==> flow/design.v (excerpt) <==
module mul_op #(parameter INPUTS = 2,
		parameter OUTPUTS = 1,
		parameter DATA_IN_SIZE = 32,
		parameter DATA_OUT_SIZE = 32)
		(
		input clk,
		input rst,
		input [INPUTS * (DATA_IN_SIZE)- 1 : 0]data_in_bus,
		input [INPUTS - 1 : 0]valid_in_bus,
		output [INPUTS - 1 : 0] ready_in_bus,
		output [OUTPUTS * (DATA_OUT_SIZE) - 1 : 0]data_out_bus,
		output [OUTPUTS - 1 : 0]valid_out_bus,
		input 	[OUTPUTS - 1 : 0] ready_out_bus
);
	localparam LATENCY = 4;
	wire [2 * DATA_OUT_SIZE - 1 : 0] temp_result;
	wire join_valid;
	wire buff_valid, oehb_valid, oehb_ready;
	wire oehb_dataOut, oehb_datain;
	joinC #(.N(INPUTS)) add_fork(.valid_in(valid_in_bus), .ready_in(ready_in_bus), .valid_out(join_valid), .ready_out(oehb_ready));
	mul_4_stage multiply_unit (.clk(clk), .ce(oehb_ready), .a(data_in_bus[0 * DATA_IN_SIZE +: DATA_IN_SIZE]), .b(data_in_bus[1 * DATA_IN_SIZE +: DATA_IN_SIZE]), .p(data_out_bus[0 * DATA_OUT_SIZE +: DATA_OUT_SIZE]));
	delay_buffer #(.SIZE(LATENCY - 1))delay_buff(.clk(clk), .rst(rst), .valid_in(join_valid), .ready_in(oehb_ready), .valid_out(buff_valid));
	OEHB #(.INPUTS(1), .OUTPUTS(1), .DATA_IN_SIZE(1), .DATA_OUT_SIZE(1)) oehb_buffer (.clk(clk), .rst(rst),
										 .data_in_bus(1'b0), .valid_in_bus(buff_valid), .ready_in_bus(oehb_ready),
  ...
For scale: roughly 1900 cells after synthesis, ~160 flip-flops, roughly 100 I/O pins.
make LEC_CHECK=0 CAP_MARGIN=40 CORE_MARGIN=2 CORE_UTILIZATION=72 CTS_CLUSTER_DIAMETER=98 CTS_CLUSTER_SIZE=21 SLEW_MARGIN=20 finish   # period 6.23 ns
run.sh (not shown) runs the stock make flow with config.mk's settings and CLKGATE_MAP_FILE=.
The first run reached the layout checks and failed them: setup timing.
==> next run, changes <==
- CAP_MARGIN: 40 -> 20
- CORE_UTILIZATION: 72 -> 40
- CTS_CLUSTER_DIAMETER: 98 -> unset
- CTS_CLUSTER_SIZE: 21 -> unset
- clock period: 6.23 -> 7.52 ns (I/O delays scaled with it)
The new run ran to the end with no violations; worst hold slack got worse by 0.0075 ns; cell count came out higher by 4.4%; routed wire length came out lower by 14%; worst setup slack improved by 1.3 ns.
==> next run, changes <==
- CORE_UTILIZATION: 40 -> 70
- clock period: 7.52 -> 6.49 ns (I/O delays scaled with it)
The changed run ran to the end with violations: setup timing. Fmax increases by 4.0%. Non-clock buffer count climbs by 167.
==> next run, changes <==
- CTS_CLUSTER_SIZE: unset -> 28
- HOLD_SLACK_MARGIN: unset -> -0.08
- SETUP_SLACK_MARGIN: unset -> 0.13
- clock period: 6.49 -> 6.13 ns (I/O delays scaled with it)
Effect:
- The new run produced a layout that fails on setup timing
- hold slack improves by 0.0066 ns
- clock-buffer cell count stays the same
- first-iteration DRC count is higher by 26%
- register-to-register slack degrades by 0.62 ns
- worst setup slack degrades by 0.62 ns
- area after synthesis does not change
- die size does not change
==> next run, changes <==
- CORE_UTILIZATION: 70 -> 57
- CTS_CLUSTER_SIZE: 28 -> unset
- HOLD_SLACK_MARGIN: -0.08 -> unset
- SETUP_SLACK_MARGIN: 0.13 -> unset
- clock period: 6.13 -> 7.52 ns (I/O delays scaled with it)
What happened: Now the flow went through all stages and came out clean; die size went up by 22%; count of clock-buffer cells in the layout is unchanged; worst setup slack is better by 1.3 ns; cell count went down by 4.3%; via count went down by 12%.

---

Starting RTL as in the previous note.
==> flow/design.v (excerpt) <==
module mul_op #(parameter INPUTS = 2,
		parameter OUTPUTS = 1,
		parameter DATA_IN_SIZE = 32,
		parameter DATA_OUT_SIZE = 32)
		(
		input clk,
		input rst,
		input [INPUTS * (DATA_IN_SIZE)- 1 : 0]data_in_bus,
		input [INPUTS - 1 : 0]valid_in_bus,
		output [INPUTS - 1 : 0] ready_in_bus,
		output [OUTPUTS * (DATA_OUT_SIZE) - 1 : 0]data_out_bus,
		output [OUTPUTS - 1 : 0]valid_out_bus,
		input 	[OUTPUTS - 1 : 0] ready_out_bus
);
	localparam LATENCY = 4;
	wire [2 * DATA_OUT_SIZE - 1 : 0] temp_result;
	wire join_valid;
	wire buff_valid, oehb_valid, oehb_ready;
	wire oehb_dataOut, oehb_datain;
	joinC #(.N(INPUTS)) add_fork(.valid_in(valid_in_bus), .ready_in(ready_in_bus), .valid_out(join_valid), .ready_out(oehb_ready));
	mul_4_stage multiply_unit (.clk(clk), .ce(oehb_ready), .a(data_in_bus[0 * DATA_IN_SIZE +: DATA_IN_SIZE]), .b(data_in_bus[1 * DATA_IN_SIZE +: DATA_IN_SIZE]), .p(data_out_bus[0 * DATA_OUT_SIZE +: DATA_OUT_SIZE]));
	delay_buffer #(.SIZE(LATENCY - 1))delay_buff(.clk(clk), .rst(rst), .valid_in(join_valid), .ready_in(oehb_ready), .valid_out(buff_valid));
	OEHB #(.INPUTS(1), .OUTPUTS(1), .DATA_IN_SIZE(1), .DATA_OUT_SIZE(1)) oehb_buffer (.clk(clk), .rst(rst),
										 .data_in_bus(1'b0), .valid_in_bus(buff_valid), .ready_in_bus(oehb_ready),
  ...
Settings: LEC_CHECK=0, CAP_MARGIN=20, CELL_PAD_IN_SITES_GLOBAL_PLACEMENT=0, CORE_ASPECT_RATIO=0.92, CORE_MARGIN=2, CORE_UTILIZATION=72, CTS_CLUSTER_SIZE=33, MIN_ROUTING_LAYER=met1, PLACE_DENSITY_LB_ADDON=0.05, SETUP_SLACK_MARGIN=1.94, SLEW_MARGIN=20; clock period 6.84 ns.
The starting point finished but failed the layout checks on negative setup slack.
Then changed:
CELL_PAD_IN_SITES_GLOBAL_PLACEMENT = 1   (was 0)
CORE_ASPECT_RATIO = unset   (was 0.92)
CORE_MARGIN = 7   (was 2)
CORE_UTILIZATION = 17   (was 72)
CTS_CLUSTER_SIZE = unset   (was 33)
clock period = 12.9 ns   (was 6.84 ns; I/O delays follow)
Result: The new run completed with no timing, DRC or antenna violations; design area goes down by 0.34%.
Then changed:
ABC_AREA = 1   (was unset)
CAP_MARGIN = 5   (was 20)
CORE_ASPECT_RATIO = 1.72   (was unset)
CTS_CLUSTER_SIZE = 46   (was unset)
GPL_ROUTABILITY_DRIVEN = 0   (was unset)
GPL_TIMING_DRIVEN = 0   (was unset)
TNS_END_PERCENT = 95   (was unset)
Outcome: The new run went through all stages and came out clean; core utilization barely changes; via count went up by about 21%; wire length went up by about 26%.
Then changed:
CAP_MARGIN = 0   (was 5)
CORE_ASPECT_RATIO = 0.5   (was 1.72)
CORE_UTILIZATION = 61   (was 17)
CTS_CLUSTER_DIAMETER = 240   (was unset)
CTS_CLUSTER_SIZE = 99   (was 46)
GPL_ROUTABILITY_DRIVEN = unset   (was 0)
GPL_TIMING_DRIVEN = unset   (was 0)
PLACE_DENSITY_LB_ADDON = 0.28   (was 0.05)
SETUP_SLACK_MARGIN = -1.1   (was 1.94)
TNS_END_PERCENT = unset   (was 95)
Effect: Via count falls by 1.4%; wire length goes down by 45%.
